$ cat flow/config.mk
export PLATFORM = sky130hd
export DESIGN_NAME = UT_TOP
export DESIGN_NICKNAME = UT_TOP
export VERILOG_FILES = /design/flow/design.v
export SDC_FILE = /design/flow/constraint.sdc
export NUM_CORES = 4
export LEC_CHECK = 0
export ABC_AREA = 1
export CAP_MARGIN = 35
export CELL_PAD_IN_SITES_DETAIL_PLACEMENT = 1
export CORE_ASPECT_RATIO = 0.96
export CORE_MARGIN = 2
export CORE_UTILIZATION = 15
export CTS_CLUSTER_DIAMETER = 158
export GPL_ROUTABILITY_DRIVEN = 0
export HOLD_SLACK_MARGIN = 0.07
export MAX_ROUTING_LAYER = met4
export MIN_ROUTING_LAYER = met2
export PLACE_DENSITY_LB_ADDON = 0.09
export SLEW_MARGIN = 20
$ cat flow/constraint.sdc
create_clock -name core_clock -period 10.6 [get_ports {clk}]
set_input_delay 2.1200 -clock core_clock [delete_from_list [all_inputs] [get_ports {clk}]]
set_output_delay 2.1200 -clock core_clock [all_outputs]
set_load 0.01 [all_outputs]
$ cat flow/design.v
module B2BCD_IP #(parameter WIDTH = 4, parameter DIGIT = 2) (
    Binary_code,
    BCD_code
);
input  [WIDTH-1:0]   Binary_code;
output [DIGIT*4-1:0] BCD_code;
parameter W = WIDTH - 3;
parameter D = DIGIT * 4;
genvar i, j;
integer m;
wire [D-1:0] Binary_code_temp;
assign Binary_code_temp = {{(D - WIDTH){1'b0}}, Binary_code};
assign BCD_code = loop_i[W - 1].BCD_temp;
reg [D-1:0] result;
generate
for(i = 0; i < W; i = i + 1) begin: loop_i
    reg [3:0] result [0:5];
    reg [D-1:0] BCD_temp;
    case(i)
    0: begin
        for(j = 0; j <= i / 3; j = j + 1) begin
            always@ (*) begin
                case(Binary_code_temp[WIDTH - i + j * 4 -: 4])
                0: result[j] = 0;
                1: result[j] = 1;
                2: result[j] = 2;
                3: result[j] = 3;
                4: result[j] = 4;
                5: result[j] = 8;
                6: result[j] = 9;
                7: result[j] = 10;
                8: result[j] = 11;
                9: result[j] = 12;
                default: result[j] = 0;
                endcase
            end
        end
    end
    default: begin  
        for(j = 0; j <= i / 3; j = j + 1) begin
            always@ (*) begin
                case(loop_i[i - 1].BCD_temp[WIDTH - i + j * 4 -: 4])
                0: result[j] = 0;
                1: result[j] = 1;
                2: result[j] = 2;
                3: result[j] = 3;
                4: result[j] = 4;
                5: result[j] = 8;
                6: result[j] = 9;
                7: result[j] = 10;
                8: result[j] = 11;
                9: result[j] = 12;
                default: result[j] = 0;
                endcase
            end
        end
    end
    endcase
    case(i)
    0: begin
        always@ (*) begin
            BCD_temp = Binary_code_temp;
            for(m = 0; m <= i / 3; m = m + 1) begin
                BCD_temp[WIDTH - i + m * 4 -: 4] = result[m];
            end
        end
    end
    default: begin
        always@ (*) begin
            BCD_temp = loop_i[i - 1].BCD_temp;
            for(m = 0; m <= i / 3; m = m + 1) begin
                BCD_temp[WIDTH - i + m * 4 -: 4] = result[m];
            end
        end
    end
    endcase
end
endgenerate
endmodule
module handle_binary(Binary_temp, BCD);
parameter WIDTH = 4;
parameter DIGIT = 2;
input [DIGIT * 4-1:0] Binary_temp;
output [DIGIT * 4-1:0] BCD;
reg [DIGIT * 4-1:0] BCD;
integer k;
always@ (*) begin
    BCD = 0;
    for (k = 0; k < WIDTH; k = k + 1) begin
        case(WIDTH)
        0, 1, 2, 3, 4: begin
            if (BCD[3:0] >= 5) BCD[3:0] = BCD[3:0] + 3;
            if (BCD[7:4] >= 5) BCD[7:4] = BCD[7:4] + 3;
            BCD = {BCD[DIGIT*4-2:0], Binary_temp[WIDTH - 1 - k]};	 
        end
        5, 6, 7, 8: begin
            if (BCD[3:0] >= 5) BCD[3:0] = BCD[3:0] + 3;
            if (BCD[7:4] >= 5) BCD[7:4] = BCD[7:4] + 3;
            BCD = {BCD[DIGIT*4-2:0], Binary_temp[WIDTH - 1 - k]};	 
        end
        9, 10, 11, 12: begin
            if (BCD[3:0] >= 5) BCD[3:0] = BCD[3:0] + 3;
            if (BCD[7:4] >= 5) BCD[7:4] = BCD[7:4] + 3;
            BCD = {BCD[DIGIT*4-2:0], Binary_temp[WIDTH - 1 - k]};	 
        end
        13, 14, 15, 16: begin
            if (BCD[3:0] >= 5) BCD[3:0] = BCD[3:0] + 3;
            if (BCD[7:4] >= 5) BCD[7:4] = BCD[7:4] + 3;
            BCD = {BCD[DIGIT*4-2:0], Binary_temp[WIDTH - 1 - k]};	 
        end
        17, 18, 19, 20: begin
            if (BCD[3:0] >= 5) BCD[3:0] = BCD[3:0] + 3;
            if (BCD[7:4] >= 5) BCD[7:4] = BCD[7:4] + 3;
            BCD = {BCD[DIGIT*4-2:0], Binary_temp[WIDTH - 1 - k]};	 
        end
        endcase
    end
end
endmodule
module UT_TOP (
    clk, rst_n, in_valid, in_time,
    out_valid, out_display, out_day
);
input clk, rst_n, in_valid;
input [30:0] in_time;
output reg out_valid;
output reg [3:0] out_display;
output reg [2:0] out_day;
parameter IDLE = 0;
parameter INPUT = 1;
parameter CAL = 2;
parameter OUTPUT = 3;
reg [1:0] next_state, current_state;
reg [4:0] count;
reg [4:0] four_year_span;
reg [1:0] leap_count;  
reg [30:0] in_time_reg;
reg [26:0] four_year;
reg [24:0] one_year;
reg [21:0] month;
reg [17:0] date;
reg [17:0] hour;
reg [5:0] minute;
reg [5:0] second;
reg [10:0] year_ip_in;
reg [3:0] month_ip_in;
reg [4:0] date_ip_in;
reg [4:0] hour_ip_in;
reg [5:0] minute_ip_in;
reg [5:0] second_ip_in;
reg [11:0] bin;
wire [15:0] bout;
reg [2:0] out_day_reg;  
reg [15:0] year_ip_out;
reg [7:0] month_ip_out, date_ip_out, hour_ip_out, minute_ip_out, second_ip_out;
always@ (posedge clk or negedge rst_n) begin
  if(!rst_n)
    current_state <= IDLE;
  else
    current_state <= next_state;
end
always@ (*) begin
    case(current_state)
    IDLE: begin
        if(in_valid)
            next_state = CAL;
        else
            next_state = IDLE;
    end
    CAL: begin
        if(count == 17)
            next_state = IDLE;
        else
            next_state = CAL;
    end
    default: next_state = current_state;
    endcase
end
B2BCD_IP #(.WIDTH(12), .DIGIT(4)) B0(.Binary_code(bin), .BCD_code(bout));
always@ (*) begin
    if(current_state == CAL) begin
        case(count - 1)
        2: bin = {1'b0, year_ip_in};
        3: bin = {8'b0, month_ip_in};
        4: bin = {7'b0, date_ip_in};
        5: bin = {7'b0, hour_ip_in};
        6: bin = {6'b0, minute_ip_in};
        7: bin = {6'b0, second_ip_in};
        default: bin = 0;
        endcase
    end
    else begin
        bin = 0;
    end
end
always@ (posedge clk or negedge rst_n) begin
    if(!rst_n) begin
        year_ip_out <= 0;
        month_ip_out <= 0;
        date_ip_out <= 0;
        hour_ip_out <= 0;
        minute_ip_out <= 0;
        second_ip_out <= 0;
    end
    else begin
        if(current_state == IDLE) begin
            year_ip_out <= 0;
            month_ip_out <= 0;
            date_ip_out <= 0;
            hour_ip_out <= 0;
            minute_ip_out <= 0;
            second_ip_out <= 0;
        end
        else if(current_state == CAL) begin
            case(count - 1)
            2: year_ip_out <= bout;
            3: month_ip_out <= bout[7:0];
            4: date_ip_out <= bout[7:0];
            5: hour_ip_out <= bout[7:0];
            6: minute_ip_out <= bout[7:0];
            7: second_ip_out <= bout[7:0];
            endcase
        end
    end
end
always@ (posedge clk or negedge rst_n) begin
    if(!rst_n) begin
        in_time_reg <= 0;
    end
    else begin
        if(in_valid) begin
            in_time_reg <= in_time;
        end
        else if(current_state == CAL) begin
            in_time_reg <= in_time_reg;
        end
    end
end
always@ (posedge clk or negedge rst_n) begin
    if(!rst_n) begin
        count <= 0;
    end
    else begin
        if(current_state == IDLE) begin
            count <= 0;
        end
        else if(current_state == CAL) begin
            count <= count + 1;
        end
        else begin
            count <= count;
        end
    end
end
always@ (posedge clk or negedge rst_n) begin
    if(!rst_n) begin
        four_year_span <= 0;
    end
    else begin
        if(current_state == IDLE)
            four_year_span <= 0;
        else if(current_state == CAL) begin
            if(count == 0) begin
                if(in_time_reg >= 0 && in_time_reg < 126230400) four_year_span <= 0;
                else if(in_time_reg < 252460800)  four_year_span <= 1;
                else if(in_time_reg < 378691200)  four_year_span <= 2;
                else if(in_time_reg < 504921600)  four_year_span <= 3;
                else if(in_time_reg < 631152000)  four_year_span <= 4;
                else if(in_time_reg < 757382400)  four_year_span <= 5;
                else if(in_time_reg < 883612800)  four_year_span <= 6;
                else if(in_time_reg < 1009843200) four_year_span <= 7;
                else if(in_time_reg < 1136073600) four_year_span <= 8;
                else if(in_time_reg < 1262304000) four_year_span <= 9;
                else if(in_time_reg < 1388534400) four_year_span <= 10;
                else if(in_time_reg < 1514764800) four_year_span <= 11;
                else if(in_time_reg < 1640995200) four_year_span <= 12;
                else if(in_time_reg < 1767225600) four_year_span <= 13;
                else if(in_time_reg < 1893456000) four_year_span <= 14;
                else if(in_time_reg < 2019686400) four_year_span <= 15;
                else if(in_time_reg < 2145916800) four_year_span <= 16;
                else                              four_year_span <= 17;
            end
            else begin
                four_year_span <= four_year_span;
            end
        end
    end
end
always@ (posedge clk or negedge rst_n) begin
    if(!rst_n) begin
        four_year <= 0;
    end
    else begin
        if(current_state == IDLE)
            four_year <= 0;
        else if(current_state == CAL) begin
            if(in_time_reg >= 0 && in_time_reg < 126230400) four_year <= in_time_reg;
            else if(in_time_reg < 252460800)  four_year <= in_time_reg - 126230400;
            else if(in_time_reg < 378691200)  four_year <= in_time_reg - 252460800;
            else if(in_time_reg < 504921600)  four_year <= in_time_reg - 378691200;
            else if(in_time_reg < 631152000)  four_year <= in_time_reg - 504921600;
            else if(in_time_reg < 757382400)  four_year <= in_time_reg - 631152000;
            else if(in_time_reg < 883612800)  four_year <= in_time_reg - 757382400;
            else if(in_time_reg < 1009843200) four_year <= in_time_reg - 883612800;
            else if(in_time_reg < 1136073600) four_year <= in_time_reg - 1009843200;
            else if(in_time_reg < 1262304000) four_year <= in_time_reg - 1136073600;
            else if(in_time_reg < 1388534400) four_year <= in_time_reg - 1262304000;
            else if(in_time_reg < 1514764800) four_year <= in_time_reg - 1388534400;
            else if(in_time_reg < 1640995200) four_year <= in_time_reg - 1514764800;
            else if(in_time_reg < 1767225600) four_year <= in_time_reg - 1640995200;
            else if(in_time_reg < 1893456000) four_year <= in_time_reg - 1767225600;
            else if(in_time_reg < 2019686400) four_year <= in_time_reg - 1893456000;
            else if(in_time_reg < 2145916800) four_year <= in_time_reg - 2019686400;
            else                              four_year <= in_time_reg - 2145916800;
        end
    end
end
always@ (posedge clk or negedge rst_n) begin
    if(!rst_n) begin
        one_year <= 0;
    end
    else begin
        if(current_state == IDLE)
            one_year <= 0;
        else if(current_state == CAL) begin
            if(four_year >= 0 && four_year < 31536000)
                one_year <= four_year;
            else if(four_year < 63072000)
                one_year <= four_year - 31536000;
            else if(four_year < 94694400)
                one_year <= four_year - 63072000;
            else
                one_year <= four_year - 94694400;
        end
    end
end
always@ (posedge clk or negedge rst_n) begin
    if(!rst_n) begin
        leap_count <= 0;
    end
    else begin
        if(current_state == IDLE) begin
            leap_count <= 0;
        end
        else if (current_state == CAL) begin
            if(four_year >= 0 && four_year < 31536000)
                leap_count <= 0;
            else if(four_year < 63072000)
                leap_count <= 1;
            else if(four_year < 94694400)
                leap_count <= 2;
            else
                leap_count <= 3;
        end
    end
end
always@ (posedge clk) begin
    if(current_state == IDLE) begin
        year_ip_in <= 0;
    end
    else if(current_state == CAL) begin
        if(count == 2)
            year_ip_in <= 1970 + four_year_span * 4 + leap_count;
    end
end
always@ (posedge clk or negedge rst_n) begin
    if(!rst_n) begin
        month <= 0;
        month_ip_in <= 0;
    end
    else begin
        if(current_state == IDLE) begin
            month <= 0;
            month_ip_in <= 0;
        end
        else if(current_state == CAL) begin
            if(count == 2) begin
                if(leap_count == 2) begin  
                    if(one_year >= 0 && one_year < 2678400) begin 
                        month <= one_year;
                        month_ip_in <= 1;
                    end
                    else if(one_year < 5184000) begin 
                        month <= one_year - 2678400;
                        month_ip_in <= 2;
                    end
                    else if(one_year < 7862400) begin 
                        month <= one_year - 5184000;
                        month_ip_in <= 3;
                    end
                    else if(one_year < 10454400) begin 
                        month <= one_year - 7862400;
                        month_ip_in <= 4;
                    end
                    else if(one_year < 13132800) begin 
                        month <= one_year - 10454400;
                        month_ip_in <= 5;
                    end
                    else if(one_year < 15724800) begin 
                        month <= one_year - 13132800;
                        month_ip_in <= 6;
                    end
                    else if(one_year < 18403200) begin 
                        month <= one_year - 15724800;
                        month_ip_in <= 7;
                    end
                    else if(one_year < 21081600) begin 
                        month <= one_year - 18403200;
                        month_ip_in <= 8;
                    end
                    else if(one_year < 23673600) begin 
                        month <= one_year - 21081600;
                        month_ip_in <= 9;
                    end
                    else if(one_year < 26352000) begin 
                        month <= one_year - 23673600;
                        month_ip_in <= 10;
                    end
                    else if(one_year < 28944000) begin 
                        month <= one_year - 26352000;
                        month_ip_in <= 11;
                    end
                    else  begin 
                        month <= one_year - 28944000;
                        month_ip_in <= 12;
                    end
                end
                else begin  
                    if(one_year >= 0 && one_year < 2678400) begin 
                        month <= one_year;
                        month_ip_in <= 1;
                    end
                    else if(one_year < 5097600) begin 
                        month <= one_year - 2678400;
                        month_ip_in <= 2;
                    end
                    else if(one_year < 7776000) begin 
                        month <= one_year - 5097600;
                        month_ip_in <= 3;
                    end
                    else if(one_year < 10368000) begin 
                        month <= one_year - 7776000;
                        month_ip_in <= 4;
                    end
                    else if(one_year < 13046400) begin 
                        month <= one_year - 10368000;
                        month_ip_in <= 5;
                    end
                    else if(one_year < 15638400) begin 
                        month <= one_year - 13046400;
                        month_ip_in <= 6;
                    end
                    else if(one_year < 18316800) begin 
                        month <= one_year - 15638400;
                        month_ip_in <= 7;
                    end
                    else if(one_year < 20995200) begin 
                        month <= one_year - 18316800;
                        month_ip_in <= 8;
                    end
                    else if(one_year < 23587200) begin 
                        month <= one_year - 20995200;
                        month_ip_in <= 9;
                    end
                    else if(one_year < 26265600) begin 
                        month <= one_year - 23587200;
                        month_ip_in <= 10;
                    end
                    else if(one_year < 28857600) begin 
                        month <= one_year - 26265600;
                        month_ip_in <= 11;
                    end
                    else begin 
                        month <= one_year - 28857600;
                        month_ip_in <= 12;
                    end
                end
            end
        end
    end
end
always@ (posedge clk or negedge rst_n) begin
    if(!rst_n) begin
        date <= 0;
        date_ip_in <= 0;
    end
    else begin
        if(current_state == IDLE) begin
            date <= 0;
            date_ip_in <= 0;
        end
        else if(current_state == CAL) begin
            if(count == 3) begin
                if(month >= 0 && month < 86400) begin
                    date <= month;
                    date_ip_in <= 1;
                end
                else if(month < 172800) begin
                    date <= month - 86400;
                    date_ip_in <= 2;
                end
                else if(month < 259200) begin
                    date <= month - 172800;
                    date_ip_in <= 3;
                end
                else if(month < 345600) begin
                    date <= month - 259200;
                    date_ip_in <= 4;
                end
                else if(month < 432000) begin
                    date <= month - 345600;
                    date_ip_in <= 5;
                end
                else if(month < 518400) begin
                    date <= month - 432000;
                    date_ip_in <= 6;
                end
                else if(month < 604800) begin
                    date <= month - 518400;
                    date_ip_in <= 7;
                end
                else if(month < 691200) begin
                    date <= month - 604800;
                    date_ip_in <= 8;
                end
                else if(month < 777600) begin
                    date <= month - 691200;
                    date_ip_in <= 9;
                end
                else if(month < 864000) begin
                    date <= month - 777600;
                    date_ip_in <= 10;
                end
                else if(month < 950400) begin
                    date <= month - 864000;
                    date_ip_in <= 11;
                end
                else if(month < 1036800) begin
                    date <= month - 950400;
                    date_ip_in <= 12;
                end
                else if(month < 1123200) begin
                    date <= month - 1036800;
                    date_ip_in <= 13;
                end
                else if(month < 1209600) begin
                    date <= month - 1123200;
                    date_ip_in <= 14;
                end
                else if(month < 1296000) begin
                    date <= month - 1209600;
                    date_ip_in <= 15;
                end
                else if(month < 1382400) begin
                    date <= month - 1296000;
                    date_ip_in <= 16;
                end
                else if(month < 1468800) begin
                    date <= month - 1382400;
                    date_ip_in <= 17;
                end
                else if(month < 1555200) begin
                    date <= month - 1468800;
                    date_ip_in <= 18;
                end
                else if(month < 1641600) begin
                    date <= month - 1555200;
                    date_ip_in <= 19;
                end
                else if(month < 1728000) begin
                    date <= month - 1641600;
                    date_ip_in <= 20;
                end
                else if(month < 1814400) begin
                    date <= month - 1728000;
                    date_ip_in <= 21;
                end
                else if(month < 1900800) begin
                    date <= month - 1814400;
                    date_ip_in <= 22;
                end
                else if(month < 1987200) begin
                    date <= month - 1900800;
                    date_ip_in <= 23;
                end
                else if(month < 2073600) begin
                    date <= month - 1987200;
                    date_ip_in <= 24;
                end
                else if(month < 2160000) begin
                    date <= month - 2073600;
                    date_ip_in <= 25;
                end
                else if(month < 2246400) begin
                    date <= month - 2160000;
                    date_ip_in <= 26;
                end
                else if(month < 2332800) begin
                    date <= month - 2246400;
                    date_ip_in <= 27;
                end
                else if(month < 2419200) begin
                    date <= month - 2332800;
                    date_ip_in <= 28;
                end
                else if(month < 2505600) begin
                    date <= month - 2419200;
                    date_ip_in <= 29;
                end
                else if(month < 2592000) begin
                    date <= month - 2505600;
                    date_ip_in <= 30;
                end
                else begin
                    date <= month - 2592000;
                    date_ip_in <= 31;
                end
            end
        end
    end
end
always@ (posedge clk or negedge rst_n) begin
    if(!rst_n) begin
        hour <= 0;
        hour_ip_in <= 0;
    end
    else begin
        if(current_state == IDLE) begin
            hour <= 0;
            hour_ip_in <= 0;
        end
        else if(current_state == CAL) begin
            if(date >= 0 && date < 3600) begin
                hour <= date;
                hour_ip_in <= 0;
            end
            else if(date < 7200) begin
                hour <= date - 3600;
                hour_ip_in <= 1;
            end
            else if(date < 10800) begin
                hour <= date - 7200;
                hour_ip_in <= 2;
            end
            else if(date < 14400) begin
                hour <= date - 10800;
                hour_ip_in <= 3;
            end
            else if(date < 18000) begin
                hour <= date - 14400;
                hour_ip_in <= 4;
            end
            else if(date < 21600) begin
                hour <= date - 18000;
                hour_ip_in <= 5;
            end
            else if(date < 25200) begin
                hour <= date - 21600;
                hour_ip_in <= 6;
            end
            else if(date < 28800) begin
                hour <= date - 25200;
                hour_ip_in <= 7;
            end
            else if(date < 32400) begin
                hour <= date - 28800;
                hour_ip_in <= 8;
            end
            else if(date < 36000) begin
                hour <= date - 32400;
                hour_ip_in <= 9;
            end
            else if(date < 39600) begin
                hour <= date - 36000;
                hour_ip_in <= 10;
            end
            else if(date < 43200) begin
                hour <= date - 39600;
                hour_ip_in <= 11;
            end
            else if(date < 46800) begin
                hour <= date - 43200;
                hour_ip_in <= 12;
            end
            else if(date < 50400) begin
                hour <= date - 46800;
                hour_ip_in <= 13;
            end
            else if(date < 54000) begin
                hour <= date - 50400;
                hour_ip_in <= 14;
            end
            else if(date < 57600) begin
                hour <= date - 54000;
                hour_ip_in <= 15;
            end
            else if(date < 61200) begin
                hour <= date - 57600;
                hour_ip_in <= 16;
            end
            else if(date < 64800) begin
                hour <= date - 61200;
                hour_ip_in <= 17;
            end
            else if(date < 68400) begin
                hour <= date - 64800;
                hour_ip_in <= 18;
            end
            else if(date < 72000) begin
                hour <= date - 68400;
                hour_ip_in <= 19;
            end
            else if(date < 75600) begin
                hour <= date - 72000;
                hour_ip_in <= 20;
            end
            else if(date < 79200) begin
                hour <= date - 75600;
                hour_ip_in <= 21;
            end
            else if(date < 82800) begin
                hour <= date - 79200;
                hour_ip_in <= 22;
            end
            else begin
                hour <= date - 82800;
                hour_ip_in <= 23;
            end
        end
    end
end
always@ (posedge clk or negedge rst_n) begin
    if(!rst_n) begin
        minute_ip_in <= 0;
        second_ip_in <= 0;
    end
    else begin
        if(current_state == IDLE) begin
            minute_ip_in <= 0;
            second_ip_in <= 0;
        end
        else if(current_state == CAL) begin
            minute_ip_in <= hour / 'd60;
            second_ip_in <= hour % 'd60;
        end
    end
end
always@ (*) begin
    if(current_state == CAL) begin
        if(count == 4) begin
            if(month_ip_in == 1 || month_ip_in == 2) begin
                out_day_reg = (date_ip_in + (month_ip_in + 12) * 2 + 3 * (month_ip_in + 13) / 5 + (year_ip_in - 1) + (year_ip_in - 1) / 4) % 7;
            end
            else begin
                out_day_reg = (date_ip_in + month_ip_in * 2 + 3 * (month_ip_in + 1) / 5 + year_ip_in + year_ip_in / 4 ) % 7;
            end
        end
        else begin
            out_day_reg = 0;
        end
    end
    else begin
        out_day_reg = 0;
    end
end
always@ (posedge clk or negedge rst_n) begin
    if(!rst_n) begin
        out_valid <= 0;
    end
    else begin
        if(current_state == CAL) begin
            if(count >= 4 && count <= 17)
                out_valid <= 1;
            else
                out_valid <= 0;
        end
        else begin
            out_valid <= 0;
        end
    end
end
always@ (posedge clk or negedge rst_n) begin
    if(!rst_n) begin
        out_day <= 0;
    end
    else begin
        if(current_state == CAL) begin
            if(count == 4) begin
                out_day <= out_day_reg;
            end
            else begin
                out_day <= out_day;
            end
        end
        else begin
            out_day <= 0;
        end
    end
end
always@ (posedge clk or negedge rst_n) begin
    if(!rst_n) begin
        out_display <= 0;
    end
    else begin
        if(current_state == CAL) begin
            case(count)
            4: out_display <= year_ip_out[15:12];
            5: out_display <= year_ip_out[11:8];
            6: out_display <= year_ip_out[7:4];
            7: out_display <= year_ip_out[3:0];
            8: out_display <= month_ip_out[7:4];
            9: out_display <= month_ip_out[3:0];
            10: out_display <= date_ip_out[7:4];
            11: out_display <= date_ip_out[3:0];
            12: out_display <= hour_ip_out[7:4];
            13: out_display <= hour_ip_out[3:0];
            14: out_display <= minute_ip_out[7:4];
            15: out_display <= minute_ip_out[3:0];
            16: out_display <= second_ip_out[7:4];
            17: out_display <= second_ip_out[3:0];
            default: out_display <= 0;
            endcase
        end
        else begin
            out_display <= 0;
        end
    end
end
endmodule
$ cat flow/run.sh
#!/bin/bash
# the make line also repeats each setting of config.mk as NAME=value (left out here)
make -C /OpenROAD-flow-scripts/flow DESIGN_CONFIG=/design/flow/config.mk WORK_HOME=/design/flow/orfs CLKGATE_MAP_FILE= finish
==> summary.txt, run 1 <==
Update from the flow run.

The final-layout fill cell count is 32,600. The most critical min-delay path falls under reg -> reg. The smallest clock period supported by the final layout is computed as 13.12 ns. The H-tree depth reported by CTS is 2. The post-synthesis adder-cell area fraction is 7.43%. Pins over their slew limit in the final report were tallied at 0.

Per STA, the library cell used most along the worst path is nand2_2. The average vias per placed instance is 6.85. The number of global-route vias before repair is 81,200.

Per the timing report, the biggest fanout along the worst path comes to 6. The synthesized design devotes to its leading area cell type 15.4% of total area. The final worst setup slack is -2.52 ns. The most popular library cell in the synthesized design by count is nand2_1. The number of buffers added by the clock tree synthesis step is 40. The number of buffer and inverter instances along the worst setup path is 28. Among all stages on the critical path, the maximum delay recorded is 0.47 ns. The commonest cells after synthesis are nand2_1, inv_1, o21ai_0. Of the post-synthesis cell area, the part taken by muxes is less than 1%. The flow ran to the end, but the layout failed its checks. The area of the synthesized netlist per yosys stat is 39,400 sq um. Summing the areas of all compound-gate instances in the mapped netlist gives 33.2% of the synthesized area.

The total I/O pin count is around 42. Per the timing report, the most critical flop-to-flop path originates at month_ip_in[1].

The row count is approximately 180. The required time at the endpoint of the critical path is 11.19 ns. The number of cell instances on the worst register-to-register path is 106. The final timing summary puts the cycle share of the worst path at 124%.

Based on the critical path, the design can be clocked at up to 0.0762 GHz. The placeable core area is approximately 260,000 sq um. For this design, Yosys synthesis ends with a cell count of 6,713. The most used flip-flop cell after synthesis is dfrtp_1. The kind of start point of the critical path is a flop. The area added between synthesis and finish is 24.2%.

The number of logic stages on the critical path including buffering is around 110. The startpoint of the most critical hold path is out_day[2]. Ranked by total cell area, the synthesized netlist is headed by dfrtp_1, nand2_1, o21ai_0.

Among cell families on the critical path, the largest total delay comes from simple AND/OR/NAND/NOR gates. From the final report, the count of setup violators was given as 3. For reference, the critical path is launched at month_ip_in[1]. Per the timing report, the most critical flop-to-flop path finishes at out_day[1].

The largest net degree at the start of global routing is 65. The area fraction in and, or, nand and nor cells is 27.0%. The synthesis log from Yosys contains 11 warnings. Nets still carrying antenna violations after routing amount to 0. The register bit count reported by yosys is 254. The total nets after synthesis is roughly 7,000. The floorplan step set the die width to 527 um. For flop-to-flop paths, the worst setup slack is -2.52 ns. The proportion of register bits with asynchronous set or reset after synthesis is 95.7%. The CTS root buffer is clkbuf_16. For this run, the total global-route usage over all layers was measured as 31.0%. The remaining design rule violation count is 0. The largest combinational cell category by area is AND-OR/OR-AND gates. The terminating pin of the worst hold path is out_day[2]. The iteration tally of the first detailed-router pass is 13. The clock latency of the later-clocked register in the worst-skew pair is 0.66 ns. The synthesized instance count is 6,713. The actual transition at the worst max-transition pin is 1.03 ns.

The routed design shows a wire length per standard cell of 25.6 um. The depth of the worst hold-timing path is 2. STA classifies the critical path endpoint as a flop.

CTS reports a maximum clock tree buffer depth of 3. The xor/xnor share of the synthesized area is 4.22%. TritonCTS built the clock tree.

Across all stage logs, warnings added up to approximately 110. The placement stage leaves a total instance area of 45,900 sq um. The checks that failed: setup timing. From bottom edge to top edge, the die measures 506 um.

The destination of the critical timing path is out_day[1]. The timing report shows that the slowest cell on the worst path is fa_1. The number of antenna violations at the first check in global routing is 1. Per the synthesis report, the number of distinct cell types is 66.

The average instance in the mapped netlist occupies 5.87 sq um. The die area is 267,000 sq um. The run reported a max-capacitance violation count of 0. Wires add up to 267,000 um. The DRC violation total after the first TritonRoute iteration is 13,200. The worst-case clock skew is 0.0212 ns. The headroom to the max-slew limit is 31.2%.

On the worst setup and hold paths after CTS, the clock-pin slew comes to 0.06 ns. Counting endpoints that fail hold in the final report gives 0. Summed over all instances, the cell type with the most area after synthesis is dfrtp_1.

For this run the detailed placement stage logged an HPWL of 187,000 um. The leftover overflow at the end of global routing is 0. The number of buffers inserted by port buffering is 41. Per the detail_route report, the via count comes to 71,400. The area of all placed cells without fillers is 48,900 sq um. The total number of nets in the final design is slightly above 7,000. The total number of clock tree sinks is around 250.

The global-route wire length before repair is 389,000 um. STA puts the critical path data arrival time at between 10 and 15 ns.

Setup repair after global routing could not meet its margin everywhere. After routing, the total negative slack on setup checks comes to -7.51 ns. In this run the cell area of the synthesized design comes to 39,400 sq um. The category of the critical setup timing path is reg -> reg. The post-synth count of flops with an enable pin is 0. The post-synthesis sequential area ratio is 16.0%. Before placement the cells fill 15.1% of the core.
-- area by class of cell --
class / instances / area (sq um) / area share [%]
well taps: 3441 / 4310 / 8.81
multi-input cells: 5192 / 29300 / 59.9
inverters: 944 / 3560 / 7.29
repair buffers: 496 / 4010 / 8.21
clock inverters: 17 / 224 / 0.458
clock buffers: 55 / 1160 / 2.37
diodes: 19 / 47.5 / 0.0972
flip-flops and latches: 254 / 6310 / 12.9
-- stage by stage --
stage	cells	worst slack, ns	hold slack (ns)	util, %
finish	10400	-2.52	0.487	18.7
floorplan	6713	-1.62	0.449	-
CTS	10400	-2.47	0.488	18.4
global route	10400	-3.75	0.512	18.7
global placement	10200	-2.82	0.468	17.5
detailed placement	10200	-3.10	0.474	17.6
-- metal layers --
layer	part of all wire, %	GRT usage, %
met2	47	34.5
met1	0	-
met5	0	-
met4	9.9	6.92
met3	43	40.9
-- repair_timing --
action,CTS,global route
endpoints found under the setup margin,3,3
buffers inserted,63,16
gates resized,70,105
pin swaps,68,107
hold buffers,0,0
==> run 2: changes to the inputs <==
ABC_AREA = not set   (was 1)
CAP_MARGIN = 20   (was 35)
CELL_PAD_IN_SITES_DETAIL_PLACEMENT = not set   (was 1)
CORE_ASPECT_RATIO = not set   (was 0.96)
CORE_UTILIZATION = 65   (was 15)
CTS_CLUSTER_DIAMETER = not set   (was 158)
GPL_ROUTABILITY_DRIVEN = not set   (was 0)
HOLD_SLACK_MARGIN = not set   (was 0.07)
MAX_ROUTING_LAYER = not set   (was met4)
MIN_ROUTING_LAYER = not set   (was met2)
PLACE_DENSITY_LB_ADDON = not set   (was 0.09)
clock period = 13.2 ns   (was 10.6 ns; I/O delays follow)
==> run 2 against run 1 <==
Net effect:
- still fails the layout checks on setup timing
- synthesized area up 4.7%
- design area down 8.2%
- setup slack better by 2.0 ns
- via count down 28%
- flip-flop count unchanged
- synthesized cell count down 6.7%
- clock skew up 0.0069 ns
==> summary.txt, run 2 <==
Update from the flow run.

The row count came to 92 (-50%). The wire length per cell after detailed routing is 23.3 um (-8.9%). The post-synthesis average cell area is 6.58 sq um (+12%).

The headroom to the max-slew limit was 22.3% (-8.9 points). The worst setup slack for register-to-register paths is -0.53 ns (+2.00 ns). The met3 usage is 8.92% (-32 points). The and-or/or-and share of the synthesized area is 39.4% (+6.1 points). Per the CTS log, the root buffer master is clkbuf_16.

The fmax was 0.0729 GHz (-4.4%). The total number of clock tree sinks is 254 (unchanged). The total number of nets in the final design is 6,331 (-12%).

The worst slack at placement was -0.431 ns (+2.67 ns). The combined area of all synthesized cells is 41,200 sq um (+4.7%). The leftover overflow at the end of global routing came to 0 (unchanged). The final count of negative-setup-slack endpoints is 3 (unchanged).

The iteration tally of the first detailed-router pass is 12 (-1). The final worst setup slack is -0.527 ns (+2.00 ns). The detailed placer's ending HPWL was 112,000 um (-40%). The remaining design rule violation count is 0 (unchanged). The placed standard-cell area is 42,900 sq um (-6.6%). A clean result was blocked by setup timing. The largest fanout on the critical path is 6 (unchanged). RePlAce ended its routability-driven mode at a weighted congestion of between 1 and 1.5. The portion of synthesized cell area occupied by the leading cell type is 14.7% (-0.69 points). The met1 global-route usage is 58.7% (+59 points). The largest combinational cell category by area is AND-OR/OR-AND gates. The max-slew violation total from the final report came to 0 (unchanged).

The depth of the worst hold-timing path is 2 (unchanged). The total global-route track usage is 46.1% (+15 points). The arrival time at the worst endpoint came to 14.20 ns (+0.49 ns). The overall die width is 256 um (-51%). The initial cell density of the core is 65.6% (+51 points). The fraction of met2 tracks used by global routing is 73.6% (+39 points). The clock edge transition at the registers on the reported setup and hold paths is 0.07 ns (about the same).

The number of logic stages on the critical path including buffering is 68 (-36%). The clock tree from TritonCTS is yes. The post-synthesis sequential area ratio is 15.3% (-0.71 points).

The kind of start point of the critical path is a flop. For reference, the most critical setup path is categorized as reg -> reg. The number of standard cells reported by yosys was 6,260 (-6.7%).

The startpoint of the most critical hold path is second_ip_in[5]. The launch instance of the worst register-to-register path is month_ip_in[1].

The aggregate routed wire length is 162,000 um (-39%). The clock latency of the later-clocked register in the worst-skew pair was 0.62 ns (-0.04 ns).

The xor/xnor share of the synthesized area was 4.08% (-0.15 points). The number of max-cap violations is 0 (unchanged). The count of library flops with an enable pin is 0 (unchanged). The most used flip-flop cell after synthesis is dfrtp_1. The post-synthesis adder-cell area fraction is 7.27% (-0.16 points). The worst-case clock skew is 0.0281 ns (+0.00689 ns).

The vertical extent of the die was 256 um (-49%). The global-route wire length before repair is 251,000 um (-35%). The total number of vias came to 51,300 (-28%). The average vias per placed instance is 7.38 (+7.6%). The master of the slowest instance on the critical path is or4_4.

The DRC violation total after the first TritonRoute iteration is 8,434 (-36%). The antenna diode instance count came to 0 (-19). The actual transition at the worst max-transition pin is 1.16 ns (+0.135 ns). The number of distinct standard cells referenced by the synthesized netlist is 125 (+89%).

The yosys synthesis warning count is 11 (unchanged). The largest net degree at the start of global routing is 149 (+130%). Global routing put the most usage on met2.

The register area is 6310 sq um (about the same). The delay of the slowest cell on the worst path was 0.53 ns (+0.06 ns). The flow ran to the end, but the layout failed its checks. The number of cell instances on the worst register-to-register path is 68 (-36%). The post-synthesis mux area share is 2.56% (+2.5 points). The largest area contributor in the synthesized netlist is dfrtp_1. The final antenna-violating net count is 0 (unchanged). The worst flop-to-flop path endpoint is out_day[0]. The OpenROAD warning count was 111 (+3.7%). The logic area is 33,100 sq um (+13%). Counting instances in the post-synthesis netlist gives the leading cell types as nand2_1, a21oi_1, nor2_1. The class of the worst hold path is reg -> reg. The destination of the critical timing path is out_day[0].

The placeable core area was 62,900 sq um (-76%). The area fraction in and, or, nand and nor cells is 24.8% (-2.2 points). The proportion of register bits with asynchronous set or reset after synthesis came to 95.7% (unchanged). The maximum root-to-sink buffer count was 3 (unchanged). According to the timing report, the critical path is launched from month_ip_in[1]. The area growth from synthesis to layout is 8.84%. The number of instances in the placed design came to 6,854 (-33%). The family of cells with the greatest summed delay on the critical path is AND-OR/OR-AND gates. The required time at the endpoint of the critical path is 13.67 ns (+2.48 ns). The number of buffers inserted by port buffering was 41 (unchanged). The share of the clock period used by the worst path is 104% (-20 points). The register bit count reported by yosys is 254 (unchanged). The main area contributors are dfrtp_1, a21oi_1, nand2_1. The final-layout fill cell count is 5,319 (-84%). The area of all placed cells without fillers is 44,900 sq um (-8.2%). The number of global-route vias before repair is 46,600 (-43%). The capturing element type of the critical path is a flop. The area of the synthesized netlist per yosys stat is 41,200 sq um (+4.7%). The total I/O pin count is 42 (unchanged). The final critical path time including I/O delays and setup was 13.73 ns (+0.604 ns). The number of buffer and inverter instances along the worst setup path is 8 (-71%). The number of buffers added by the clock tree synthesis step is 30 (-25%).

The final number of hold-violating endpoints came to 0 (unchanged). The final cell utilization of the core is 71.4% (+53 points). Hold analysis lists the worst path endpoint as second_ip_in[5]. Setup repair after global routing could not meet its margin everywhere. The total nets after synthesis is 6,508 (-6.5%). The most popular library cell in the synthesized design by count is nand2_1. The final non-filler cell total is 6,953 (-33%). The synthesized instance count is 6,260 (-6.7%).

The die area is 65,400 sq um (-75%). The H-tree depth reported by CTS is 1 (-1). The number of antenna violations at the first check in global routing is 2 (+1).
[run 2: repair_timing]
| action | in CTS | in global routing |
|---|---|---|
| cloned | 0 | 0 |
| hold buffers | 0 | 0 |
| setup endpoints to repair | 3 | 3 |
| setup buffers | 26 | 18 |
| pin swaps | 32 | 47 |
| hold endpoints to repair | 0 | 0 |
| resized | 51 | 67 |
[run 2: routing by layer]
metal,up-vias,routed length [um]
li1,22800,-
met1,23400,59900
met2,4155,71400
met3,972,20000
met4,4,10800
met5,-,46
[run 2: cell type report]
class	instances	share of cell area [%]
clock buffer	37	1.82
clock inverter	19	0.505
inverter	161	1.35
multi-input combinational	5291	73.7
sequential	254	14.1
tap	846	2.36
timing repair buffer	345	6.20
[run 2: metrics by stage]
| step | setup TNS (ns) | hold WS [ns] |
|---|---|---|
| final | -1.44 | 0.484 |
| after global routing | -3.08 | 0.501 |
| after CTS | -0.0887 | 0.484 |
| after detailed placement | -1.22 | 0.470 |
| after global placement | -0.371 | 0.452 |
| after floorplan | -1.03 | 0.439 |
==> run 3: changes to the inputs <==
ABC_AREA = 1   (was not set)
CELL_PAD_IN_SITES_DETAIL_PLACEMENT = 1   (was not set)
CORE_ASPECT_RATIO = 0.66   (was not set)
CORE_UTILIZATION = 72   (was 65)
CTS_CLUSTER_DIAMETER = 392   (was not set)
CTS_CLUSTER_SIZE = 34   (was not set)
GPL_ROUTABILITY_DRIVEN = 0   (was not set)
GPL_TIMING_DRIVEN = 0   (was not set)
HOLD_SLACK_MARGIN = 0.22   (was not set)
MAX_ROUTING_LAYER = met4   (was not set)
PLACE_DENSITY_LB_ADDON = 0.02   (was not set)
SETUP_SLACK_MARGIN = -0.75   (was not set)
SLEW_MARGIN = 35   (was 20)
TNS_END_PERCENT = 10   (was not set)
clock period = 11.0 ns   (was 13.2 ns; I/O delays follow)
==> run 3 against run 2 <==
Net effect:
- the flow now stops in 3_5_place_dp
- die size fell by 13%
- synthesized area decreased by 4.5%
- synthesized cell count is 7.2% higher
==> summary.txt, run 3 <==
Numbers from the implementation run.

The run stopped with a tool error. The flow stopped in 3_5_place_dp. The tool reported: "[ERROR DPL-0033] detailed placement checks failed during check placement". The largest combinational cell category by area is AND-OR/OR-AND gates. The post-synthesis adder-cell area fraction is 7.43% (+0.16 points). The row count is 69 (-25%). The die area is 56,600 sq um (-13%).

The combined area of all synthesized cells is 39,400 sq um (-4.5%). The number of standard cells reported by yosys is 6,713 (+7.2%). The xor/xnor share of the synthesized area is 4.22% (+0.15 points).

The post-synthesis average cell area is 5.87 sq um (-11%). The placeable core area was 54,000 sq um (-14%). The overall die width is 292 um (+14%). The count of library flops with an enable pin came to 0 (unchanged).

The area fraction in and, or, nand and nor cells is 27.0% (+2.2 points). The area of the synthesized netlist per yosys stat came to 39,400 sq um (-4.5%). The most common cell in the synthesized netlist is nand2_1. The proportion of register bits with asynchronous set or reset after synthesis came to 95.7% (unchanged). By count the netlist is led by nand2_1, inv_1, o21ai_0.

The portion of synthesized cell area occupied by the leading cell type is 15.4% (+0.69 points). The number of buffers inserted by port buffering came to 40 (-2.4%). The register bit count reported by yosys is 254 (unchanged). The total I/O pin count was 42 (unchanged). The synthesized instance count is 6,713 (+7.2%). The largest area contributor in the synthesized netlist is dfrtp_1. The most used flip-flop cell after synthesis is dfrtp_1.

The number of distinct standard cells referenced by the synthesized netlist is 66 (-47%). The and-or/or-and share of the synthesized area was 33.2% (-6.1 points). The synthesis report lists the most area-consuming cells as dfrtp_1, nand2_1, o21ai_0. The yosys synthesis warning count came to 11 (unchanged). The post-synthesis sequential area ratio is 16.0% (+0.71 points). The total nets after synthesis is 6,961 (+7.0%). The post-synthesis mux area share is 0.0254% (-2.5 points). The vertical extent of the die was 194 um (-24%). The initial cell density of the core came to 73.0% (+7.4 points).
run 3: metrics by stage:
step           hold slack, ns  instance area (sq um)  std cells  TNS [ns]
2_1_floorplan           0.449                  39600       6713     -3.77
3_3_place_gp            0.464                  40900       7463   -642.10
==> run 4: changes to the inputs <==
CELL_PAD_IN_SITES_DETAIL_PLACEMENT = not set   (was 1)
CORE_MARGIN = 8   (was 2)
CORE_UTILIZATION = 35   (was 72)
CTS_CLUSTER_DIAMETER = 168   (was 392)
CTS_CLUSTER_SIZE = not set   (was 34)
GPL_ROUTABILITY_DRIVEN = 1   (was 0)
GPL_TIMING_DRIVEN = not set   (was 0)
HOLD_SLACK_MARGIN = -0.01   (was 0.22)
MAX_ROUTING_LAYER = met5   (was met4)
MIN_ROUTING_LAYER = met2   (was not set)
PLACE_DENSITY_LB_ADDON = 0.1   (was 0.02)
SETUP_SLACK_MARGIN = not set   (was -0.75)
SLEW_MARGIN = 20   (was 35)
TNS_END_PERCENT = 50   (was 10)
clock period = 21.0 ns   (was 11.0 ns; I/O delays follow)
==> run 4 against run 3 <==
Net effect:
- the flow stops in 5_1_grt
- synthesized area unchanged
- synthesized cell count unchanged
- die size is 120% higher
==> summary.txt, run 4 <==
Numbers from the implementation run.

The run stopped with a tool error. The step where the flow halted is 5_1_grt. The first error in the log reads "[ERROR GRT-0116] Global routing finished with congestion. Check the congestion regions in the DRC Viewer".

The post-synthesis average cell area is 5.87 sq um (unchanged). The combined area of all synthesized cells is 39,400 sq um (unchanged). The area fraction in and, or, nand and nor cells is 27.0% (unchanged). Per the CTS log, the maximum H-tree level is 1. OpenSTA, run right after detailed placement, puts the worst setup slack at 4.77 ns. For this run, the total global-route usage over all layers was measured as 66.4%. The initial cell density of the core was 35.1% (-38 points). The and-or/or-and share of the synthesized area came to 33.2% (unchanged). Per the gpl log, the routability congestion estimate is 1.16. The row count came to 100 (+45%).

The number of buffers added to fix hold violations after cts is 0. The proportion of register bits with asynchronous set or reset after synthesis is 95.7% (unchanged). The number of placed instances, taps included, is 8,077. In the post-synthesis netlist, the biggest area contributors are dfrtp_1, nand2_1, o21ai_0. The total I/O pin count is 42 (unchanged). The register bit count reported by yosys is 254 (unchanged). The post-synthesis adder-cell area fraction is 7.43% (unchanged). The largest combinational cell category by area is AND-OR/OR-AND gates. The synthesis stats list as the most numerous cell nand2_1. Counting every sink on the clock net gives 254. The number of buffers inserted by port buffering is 41 (+2.5%). The largest area contributor in the synthesized netlist is dfrtp_1. The area of the synthesized netlist per yosys stat is 39,400 sq um (unchanged).

The post-synthesis mux area share came to 0.0254% (unchanged). Per the TritonCTS log, the buffer count is 29. CTS reports a maximum clock tree buffer depth of 3.

The xor/xnor share of the synthesized area is 4.22% (unchanged). Recorded from the global router log, the overflow total was 490. The number of distinct standard cells referenced by the synthesized netlist is 66 (unchanged). The total nets after synthesis came to 6,961 (unchanged).

The count of library flops with an enable pin came to 0 (unchanged). The overall die width is 429 um (+47%). The vertical extent of the die was 289 um (+49%). Post-synth the commonest register cell is dfrtp_1. The yosys synthesis warning count came to 11 (unchanged). The placeable core area is 112,000 sq um (+110%). The CTS root buffer is clkbuf_16.

The die area is 124,000 sq um (+120%). After clock tree synthesis, the repair step resized 0 gates. The portion of synthesized cell area occupied by the leading cell type is 15.4% (unchanged). The synthesized instance count is 6,713 (unchanged).

The commonest cells after synthesis are nand2_1, inv_1, o21ai_0. The number of standard cells reported by yosys is 6,713 (unchanged). In this run the post-CTS setup repair buffer count came out at 0.

Detailed placement ended at an HPWL of 171,000 um. The post-synthesis sequential area ratio came to 16.0% (unchanged).
[run 4: per-layer routing]
metal  GRT usage [%]  overflow
met1               -         -
met2            68.8        17
met4            38.1        22
met3            82.1       388
met5            56.7        63
[run 4: stage by stage]
| stage | hold slack [ns] | instance area [sq um] |
|---|---|---|
| after CTS | 0.489 | 42800 |
| after detailed placement | 0.473 | 41700 |
| after floorplan | 0.449 | 39400 |
| after global placement | 0.467 | 41700 |
==> run 5: changes to the inputs <==
CELL_PAD_IN_SITES_DETAIL_PLACEMENT = 2   (was not set)
CORE_ASPECT_RATIO = 0.57   (was 0.66)
CORE_MARGIN = 2   (was 8)
CORE_UTILIZATION = 40   (was 35)
CTS_CLUSTER_DIAMETER = 392   (was 168)
CTS_CLUSTER_SIZE = 34   (was not set)
GPL_ROUTABILITY_DRIVEN = not set   (was 1)
HOLD_SLACK_MARGIN = not set   (was -0.01)
MAX_ROUTING_LAYER = not set   (was met5)
MIN_ROUTING_LAYER = not set   (was met2)
PLACE_DENSITY_LB_ADDON = not set   (was 0.1)
SETUP_SLACK_MARGIN = -0.75   (was not set)
SLEW_MARGIN = 0   (was 20)
TNS_END_PERCENT = 10   (was 50)
clock period = 28.4 ns   (was 21.0 ns; I/O delays follow)
==> run 5 against run 4 <==
Net effect:
- the run fails in 3_5_place_dp
- synthesized cell count unchanged
- die size is 18% lower
- synthesized area stayed put
==> summary.txt, run 5 <==
Numbers from the implementation run.

The die area is 101,000 sq um (-18%). The initial cell density of the core came to 40.6% (+5.5 points). The vertical extent of the die was 241 um (-17%). The most used flip-flop cell after synthesis is dfrtp_1. The number of distinct standard cells referenced by the synthesized netlist is 66 (unchanged). The and-or/or-and share of the synthesized area is 33.2% (unchanged). Sorting the synthesized cells by how often they occur yields nand2_1, inv_1, o21ai_0. The post-synthesis sequential area ratio is 16.0% (unchanged). The total I/O pin count came to 42 (unchanged). The flow did not finish. The combined area of all synthesized cells is 39,400 sq um (unchanged). The xor/xnor share of the synthesized area came to 4.22% (unchanged).

The area of the synthesized netlist per yosys stat came to 39,400 sq um (unchanged). The post-synthesis adder-cell area fraction is 7.43% (unchanged). The count of library flops with an enable pin is 0 (unchanged). The synthesis stats list as the most numerous cell nand2_1. The placeable core area was 97,100 sq um (-14%). The overall die width is 420 um (-2.2%).

The post-synthesis mux area share was 0.0254% (unchanged). In the post-synthesis netlist, the biggest area contributors are dfrtp_1, nand2_1, o21ai_0. The synthesized instance count is 6,713 (unchanged). Yosys shows that the main logic family after synthesis is AND-OR/OR-AND gates. The row count was 86 (-14%). The yosys synthesis warning count is 11 (unchanged). The number of standard cells reported by yosys is 6,713 (unchanged). The proportion of register bits with asynchronous set or reset after synthesis is 95.7% (unchanged).

The largest area contributor in the synthesized netlist is dfrtp_1. The first error in the log reads "[ERROR DPL-0033] detailed placement checks failed during check placement". The register bit count reported by yosys is 254 (unchanged).

The routability-driven placement congestion ratio is 1.07 (-8.0%). The total nets after synthesis was 6,961 (unchanged). The number of buffers inserted by port buffering is 41 (unchanged). The flow stopped in 3_5_place_dp. The portion of synthesized cell area occupied by the leading cell type was 15.4% (unchanged).

The post-synthesis average cell area was 5.87 sq um (unchanged). The area fraction in and, or, nand and nor cells came to 27.0% (unchanged).
[run 5: stage by stage]
stage / std cells / instance area, sq um
global placement: 7897 / 41400
floorplan: 6713 / 39400
==> run 6: changes to the inputs <==
ABC_AREA = not set   (was 1)
CELL_PAD_IN_SITES_DETAIL_PLACEMENT = not set   (was 2)
CORE_ASPECT_RATIO = not set   (was 0.57)
CORE_UTILIZATION = 66   (was 40)
CTS_CLUSTER_DIAMETER = not set   (was 392)
CTS_CLUSTER_SIZE = 100   (was 34)
PLACE_DENSITY = 0.43   (was not set)
SETUP_SLACK_MARGIN = not set   (was -0.75)
SLEW_MARGIN = 20   (was 0)
TNS_END_PERCENT = not set   (was 10)
clock period = 14.7 ns   (was 28.4 ns; I/O delays follow)
==> run 6 against run 5 <==
Net effect:
- the run now finishes clean
- synthesized area grew 4.7%
- die size decreased by 36%
- synthesized cell count decreased by 6.7%
==> summary.txt, run 6 <==
Update from the flow run.

The number of cell instances on the worst register-to-register path is 72. The post-synthesis average cell area is 6.58 sq um (+12%). After layout, the minimum clock period comes to 14.20 ns.

The area of the synthesized netlist per yosys stat is 41,200 sq um (+4.7%). The final critical path takes up 96.6% of the cycle. The row count was 91 (+5.8%).

The number of logic stages on the critical path including buffering is 72. The worst setup path is launched from a flop. After synthesis, the cell types taking the most area are dfrtp_1, a21oi_1, nand2_1.

The xor/xnor share of the synthesized area is 4.08% (-0.15 points). Global routing consumed, over all layers together, approximately half of the routing resources. In this run, post-CTS hold repair placed 0 buffers. The final report lists the setup-violating endpoint count as 0. The initial cell density of the core is 66.8% (+26 points). The startpoint of the most critical hold path is minute_ip_in[3]. The iteration tally of the first detailed-router pass is 10. Summing over the stages, the warning tally comes to 115. At the placement stage, the worst setup path has a slack of -0.361 ns.

The number of instances in the placed design is 6,754. The number of max-cap violations is 0. The detailed placer's ending HPWL is 113,000 um.

The maximum root-to-sink buffer count is 3. The worst-case clock skew is 0.0464 ns. The fmax is roughly 0.070 GHz. The worst setup path is captured at a flop. By count the netlist is led by nand2_1, a21oi_1, nor2_1. The yosys synthesis warning count is 11 (unchanged). The number of buffer and inverter instances along the worst setup path is 10.

The leftover overflow at the end of global routing is 0. The count of library flops with an enable pin is 0 (unchanged). The clock tree from TritonCTS is yes. The number of global-route vias before repair is 46,400. The final max-slew violation count recorded for this run is 0. The largest combinational cell category by area is AND-OR/OR-AND gates. The destination of the critical timing path is out_day[0].

The largest fanout on the critical path is 7. The most used flip-flop cell after synthesis is dfrtp_1. The number of distinct standard cells referenced by the synthesized netlist is 125 (+89%). The H-tree was split into 2 levels. The post-synthesis sequential area ratio came to 15.3% (-0.71 points). Tracing the worst setup path back leads to its startpoint at month_ip_in[1].

The die area is 64,500 sq um (-36%). The post-synthesis adder-cell area fraction is 7.27% (-0.16 points). The number of buffers inserted by port buffering is 41 (unchanged). The post-synthesis mux area share is 2.56% (+2.5 points). For the worst reg-to-reg path, the endpoint reported by OpenROAD is out_day[0]. The wire length per cell after detailed routing is about 24 um.

The final antenna-violating net count is 0. For this design, the slowest cell found on the critical path is a2111o_1. Detailed-route iteration 0 reported a violation count of 9,132. The total I/O pin count is 42 (unchanged). The kind of cell with the highest combined delay along the critical path is AND-OR/OR-AND gates. The remaining design rule violation count is 0. Detailed routing inserted a total of 51,200 vias. The worst hold path passes through 2 cells. The average vias per placed instance is 7.49. The arrival time at the worst endpoint is 14.61 ns.

The placeable core area is 61,700 sq um (-36%). The total number of clock tree sinks is 254. The critical path is of the reg -> reg type. The type recorded for the worst min-delay path is reg -> reg. The routability-driven placement congestion ratio was 1.03 (-4.2%). The most popular library cell in the synthesized design by count is nand2_1.

The worst hold path terminates at minute_ip_in[3]. The area fraction in and, or, nand and nor cells is 24.8% (-2.2 points). The clock latency of the later-clocked register in the worst-skew pair is 0.58 ns. The register bit count reported by yosys is 254 (unchanged). The overall die width came to 254 um (-39%).

The total number of nets in the final design is 6,223. The aggregate routed wire length is 163,000 um. The final worst setup slack is 0.503 ns. Entering global routing, the biggest net connects about 140 pins. Among all stages on the critical path, the maximum delay recorded is roughly 0.55 ns. The number of standard cells reported by yosys was 6,260 (-6.7%). For this run, the number of standard cells in the final layout without fillers is ~6,800. The run finished with no timing, DRC or antenna violations. The synthesized instance count is 6,260 (-6.7%). The combined area of all synthesized cells is 41,200 sq um (+4.7%). The required time at the endpoint of the critical path is approximately 15 ns.

The actual transition at the worst max-transition pin is 1.23 ns. The number of antenna violations at the first check in global routing was 3. The headroom to the max-slew limit is 17.9%.

The worst-case reg-to-reg setup slack stands at 0.50 ns. The final timing report lists a hold violation count of 0. The total nets after synthesis is 6,508 (-6.5%). The synthesized design spends more area on one cell type than any other, namely dfrtp_1. Looking at the reg2reg group, the worst path starts from month_ip_in[1].

The vertical extent of the die was 254 um (+5.4%). The and-or/or-and share of the synthesized area is 39.4% (+6.1 points). Relative to the synthesized area, the layout overhead comes to 5.66%. The clock edge transition at the registers on the reported setup and hold paths is about 0.06 ns. The first global-routing pass estimated 253,000 um of wire. Clock tree synthesis inserted a total of 34 buffers. The proportion of register bits with asynchronous set or reset after synthesis is 95.7% (unchanged). The portion of synthesized cell area occupied by the leading cell type is 14.7% (-0.69 points). The CTS root buffer is clkbuf_16.
[run 6: cell type report]
class	instances	area (sq um)
inverters	161	604
clock buffers	43	956
flip-flops and latches	254	6310
clock inverters	18	193
multi-input cells	5293	32600
diodes	2	5.00
fillers	5277	18200
repair buffers	231	1850
well taps	837	1050
[run 6: repair_timing]
| item | in CTS | in global routing |
|---|---|---|
| gates resized | 8 | 57 |
| endpoints found under the hold margin | 0 | 0 |
| setup endpoints to repair | 3 | 3 |
| buffers inserted | 6 | 14 |
| pin swaps | 3 | 24 |
| cloned | 0 | 2 |
[run 6: metal layers]
metal	vias to the layer above	global-route usage (%)	wire length [um]
met3	1077	11.4	21700
met2	4370	75.0	70300
met5	-	0	13
met1	23100	60.9	58900
met4	2	28.3	11600
li1	22600	-	-
[run 6: through the flow]
step	util [%]	TNS (ns)	hold slack [ns]	instance area, sq um
floorplan	-	0	0.439	41200
global placement	68.0	0	0.455	41900
detailed placement	68.0	-0.959	0.470	42000
CTS	70.0	0	0.483	43200
global route	70.6	-0.212	0.522	43600
finish	70.6	0	0.487	43600
==> run 7: changes to the inputs <==
CORE_ASPECT_RATIO = 1.15   (was not set)
CORE_UTILIZATION = 72   (was 66)
CTS_CLUSTER_DIAMETER = 28   (was not set)
CTS_CLUSTER_SIZE = 36   (was 100)
GPL_ROUTABILITY_DRIVEN = 1   (was not set)
PLACE_DENSITY = not set   (was 0.43)
PLACE_DENSITY_LB_ADDON = 0.0   (was not set)
SETUP_SLACK_MARGIN = 3.63   (was not set)
TNS_END_PERCENT = 50   (was not set)
clock period = 12.5 ns   (was 14.7 ns; I/O delays follow)
==> run 7 against run 6 <==
Net effect:
- the run now fails in 5_1_grt
- synthesized area is the same
- die size decreased by 8.2%
- synthesized cell count stayed put
==> summary.txt, run 7 <==
Numbers from the implementation run.

The run stopped with a tool error. It got as far as 5_1_grt and failed there. The row count came to 94 (+3.3%).

The post-synthesis adder-cell area fraction is 7.27% (unchanged). The placed standard-cell area is 43,000 sq um (+2.4%). The H-tree depth reported by CTS is 2 (unchanged). The placeable core area was 56,900 sq um (-7.8%). The post-synthesis average cell area is 6.58 sq um (unchanged).

The synthesis report names the predominant flop master as dfrtp_1. The total I/O pin count is 42 (unchanged). The count of library flops with an enable pin is 0 (unchanged).

The proportion of register bits with asynchronous set or reset after synthesis is 95.7% (unchanged). By count the netlist is led by nand2_1, a21oi_1, nor2_1. The largest combinational cell category by area is AND-OR/OR-AND gates. The detailed placer's ending HPWL is 114,000 um (+0.81%). Per the synthesis report, the dominant area consumer among library cells is dfrtp_1.

The register bit count reported by yosys was 254 (unchanged). The post-synthesis sequential area ratio is 15.3% (unchanged). The total number of clock tree sinks is 254 (unchanged). The combined area of all synthesized cells is 41,200 sq um (unchanged). The number of distinct standard cells referenced by the synthesized netlist is 125 (unchanged). The number of buffers added to fix hold violations after cts is 0 (unchanged). The yosys synthesis warning count is 11 (unchanged). The and-or/or-and share of the synthesized area is 39.4% (unchanged). The area of the synthesized netlist per yosys stat is 41,200 sq um (unchanged). The die area is 59,200 sq um (-8.2%). The overall die width is 227 um (-11%).

The most frequently used library cell after synthesis is nand2_1. The synthesized instance count came to 6,260 (unchanged). After synthesis, the cell types taking the most area are dfrtp_1, a21oi_1, nand2_1. The total nets after synthesis came to 6,508 (unchanged).

The routability-driven placement congestion ratio was 1.08 (+5.0%). The portion of synthesized cell area occupied by the leading cell type came to 14.7% (unchanged). The CTS root buffer is clkbuf_16. The maximum root-to-sink buffer count is 3 (unchanged). The number of buffers added by the clock tree synthesis step was 58 (+71%). The post-synthesis mux area share is 2.56% (unchanged). The initial cell density of the core is 72.4% (+5.6 points). The number of standard cells reported by yosys is 6,260 (unchanged). The area fraction in and, or, nand and nor cells is 24.8% (unchanged).

The vertical extent of the die came to 261 um (+2.6%). The xor/xnor share of the synthesized area is 4.08% (unchanged). The number of buffers inserted by port buffering is 41 (unchanged).
==> run 7: timing repair <==
| action | CTS |
|---|---|
| gates resized | 27 |
| endpoints found under the setup margin | 3 |
| buffers inserted | 11 |
| gates cloned | 0 |
| pin swaps | 27 |
==> run 7: stage by stage <==
stage | hold WS [ns] | worst slack, ns | util (%) | std cells
floorplan | 0.439 | -1.16 | - | 6260
global placement | 0.452 | -0.959 | 75.5 | 6805
detailed placement | 0.465 | -1.44 | 75.5 | 6805
CTS | 0.491 | -1.15 | 79.5 | 6926
==> run 8: changes to the inputs <==
CORE_ASPECT_RATIO = not set   (was 1.15)
CORE_UTILIZATION = 40   (was 72)
CTS_CLUSTER_DIAMETER = not set   (was 28)
CTS_CLUSTER_SIZE = not set   (was 36)
GPL_ROUTABILITY_DRIVEN = not set   (was 1)
PLACE_DENSITY_LB_ADDON = not set   (was 0.0)
SETUP_SLACK_MARGIN = not set   (was 3.63)
TNS_END_PERCENT = not set   (was 50)
clock period = 18.4 ns   (was 12.5 ns; I/O delays follow)
==> run 8 against run 7 <==
Net effect:
- the run now finishes clean
- die size increased by 78%
- synthesized cell count unchanged
- synthesized area unchanged
==> summary.txt, run 8 <==
Update from the flow run.

The row count is 117 (+24%). The number of global-route vias before repair came to 45,100. The final number of hold-violating endpoints is 0. OpenROAD emitted warnings numbering approximately 110. The main area contributors are dfrtp_1, a21oi_1, nand2_1. The vertical extent of the die was 325 um (+25%). For reference, the critical path is captured by out_day[0].

The portion of synthesized cell area occupied by the leading cell type is 14.7% (unchanged). The number of cell instances on the worst register-to-register path is between 60 and 70. The final count of negative-setup-slack endpoints is 0. The post-synthesis sequential area ratio is 15.3% (unchanged). The category of the critical setup timing path is reg -> reg. The share of the clock period used by the worst path is ~91%.

The violation tally recorded at the end of detailed-routing iteration 0 is 6,355. The fmax is roughly 0.060 GHz. The total global-route track usage is 30.5%.

The synthesized instance count is 6,260 (unchanged). The clock latency of the later-clocked register in the worst-skew pair is 0.62 ns. The number of buffers inserted by post-CTS setup repair is 0 (-11). Of all nets on the critical path, the largest fanout is 11. The largest combinational cell category by area is AND-OR/OR-AND gates.

The final layout reports a setup TNS of 0 ns. Across all layers, the routed design uses 48,500 vias. The combined area of all synthesized cells is 41,200 sq um (unchanged). The first detailed-routing pass took 9 iterations.

The path with the worst hold slack has its endpoint at year_ip_out[7]. The xor/xnor share of the synthesized area is 4.08% (unchanged). The number of buffers and inverters on the critical path is 3. The total number of clock tree sinks is 254 (unchanged).

The number of buffers inserted by port buffering is 41 (unchanged).

The depth of the worst hold-timing path is 1. The post-synthesis mux area share is 2.56% (unchanged). The routability-driven placement congestion ratio is 1.02 (-5.6%). The largest total area in the synthesized netlist belongs to dfrtp_1.

The number of max-cap violations is 0. The placeable core area was 102,000 sq um (+79%). After global routing the overflow that remains totals 0. The worst slack at placement came to 0.861 ns (+2.30 ns). The worst pin sits at a relative slew slack of 21.9%. The data required time reported for the critical path is ~19 ns. The first global-routing pass estimated 264,000 um of wire. The final-layout fill cell count is 10,800.

The post-synthesis adder-cell area fraction came to 7.27% (unchanged). The total I/O pin count is 42 (unchanged). The worst flop-to-flop path endpoint is out_day[0].

The number of antenna violations at the first check in global routing was 1. The detailed placer's ending HPWL is 122,000 um (+7.0%). The initial cell density of the core was 40.4% (-32 points). By instance count, the cell type seen most on the critical path is ha_1. The kind of start point of the critical path is a flop. The area fraction in and, or, nand and nor cells came to 24.8% (unchanged).

The average vias per placed instance is 6.62. The total number of nets in the final design is 6,185. Summing all non-filler instances in the final layout gives an area of between 40,000 and 50,000 sq um.

The aggregate routed wire length is 169,000 um. The register bit count reported by yosys is 254 (unchanged). The placed standard-cell area is 42,500 sq um (-1.2%).

The final antenna-violating net count is 0. The delay of the slowest cell on the worst path is 0.63 ns. In this run the layout overhead on the synthesized area is reported as 6.04%. Setup repair after global routing left no endpoint under its margin. The maximum root-to-sink buffer count was 3 (unchanged). Per the post-CTS timing run, clock transition at the registers of the reported paths is 0.06 ns. After detailed routing, the average wire length per cell comes to 23.0 um. The launch point of the critical path was reported as month_ip_in[1]. The remaining design rule violation count is 0.

The family of cells with the greatest summed delay on the critical path is AND-OR/OR-AND gates. The number of standard cells reported by yosys is 6,260 (unchanged). In the routed netlist, the antenna diode instances number 0. The and-or/or-and share of the synthesized area is 39.4% (unchanged).

The CTS root buffer is clkbuf_16. The synthesis report names the predominant flop master as dfrtp_1.

The count of library flops with an enable pin came to 0 (unchanged). The startpoint of the most critical hold path is year_ip_out[7]. The number of distinct standard cells referenced by the synthesized netlist came to 125 (unchanged). The proportion of register bits with asynchronous set or reset after synthesis came to 95.7% (unchanged).

The total nets after synthesis was 6,508 (unchanged). The yosys synthesis warning count was 11 (unchanged). Data on the critical path arrives at its endpoint at 17.17 ns. Setup slack closes at 1.70 ns.

The number of logic stages on the critical path including buffering is roughly 65. The largest net degree at the start of global routing is 117. Sorting the synthesized cells by how often they occur yields nand2_1, a21oi_1, nor2_1. Cells fill 42.8% of the core in the end. The number of buffers added by the clock tree synthesis step was 35 (-40%). The die area is 106,000 sq um (+78%). The launch instance of the worst register-to-register path is month_ip_in[1]. The flow ran to the end and the layout has no timing, DRC or antenna violations. The class of the worst hold path is reg -> reg. nand2_1 is the most common cell in the netlist.

TritonCTS built the clock tree. The worst setup slack for register-to-register paths is ~1.7 ns. The master of the slowest instance on the critical path is dfrtp_1. The overall die width is 325 um (+43%). The worst-case hold slack is 0.483 ns.

The post-synthesis average cell area is 6.58 sq um (unchanged). The capturing element type of the critical path is a flop. Between clock sinks in the finished design, the worst skew comes to ~0.029 ns. The final max-slew violation count recorded for this run is 0.

The H-tree depth reported by CTS came to 2 (unchanged). The actual transition at the worst max-transition pin is 1.17 ns. The area of the synthesized netlist per yosys stat is 41,200 sq um (unchanged).

Subtracting the final worst setup slack from the clock period gives 16.70 ns.
==> run 8: area by class of cell <==
cell class / instances / area, sq um / share of cell area (%)
inverter: 161 / 604 / 1.38
sequential: 254 / 6310 / 14.4
timing repair buffer: 194 / 1570 / 3.60
clock buffer: 47 / 981 / 2.24
tap: 1368 / 1710 / 3.92
clock inverter: 17 / 195 / 0.447
multi-input combinational: 5291 / 32300 / 74.0
==> run 8: what timing repair did <==
action,CTS,global route
gates resized,0,8
hold buffers,0,0
endpoints found under the setup margin,0,3
==> run 8: stage by stage <==
stage | instances
CTS | 7332
global placement | 7268
finish | 7332
floorplan | 6260
global route | 7332
detailed placement | 7268
==> run 8: metal layers <==
metal / up-vias / routed length [um] / GRT usage (%)
li1: 22500 / - / -
met1: 22900 / 73400 / 42.7
met2: 2620 / 72700 / 46.6
met3: 413 / 16700 / 5.73
met4: 2 / 5740 / 10.4
met5: - / 13 / 0
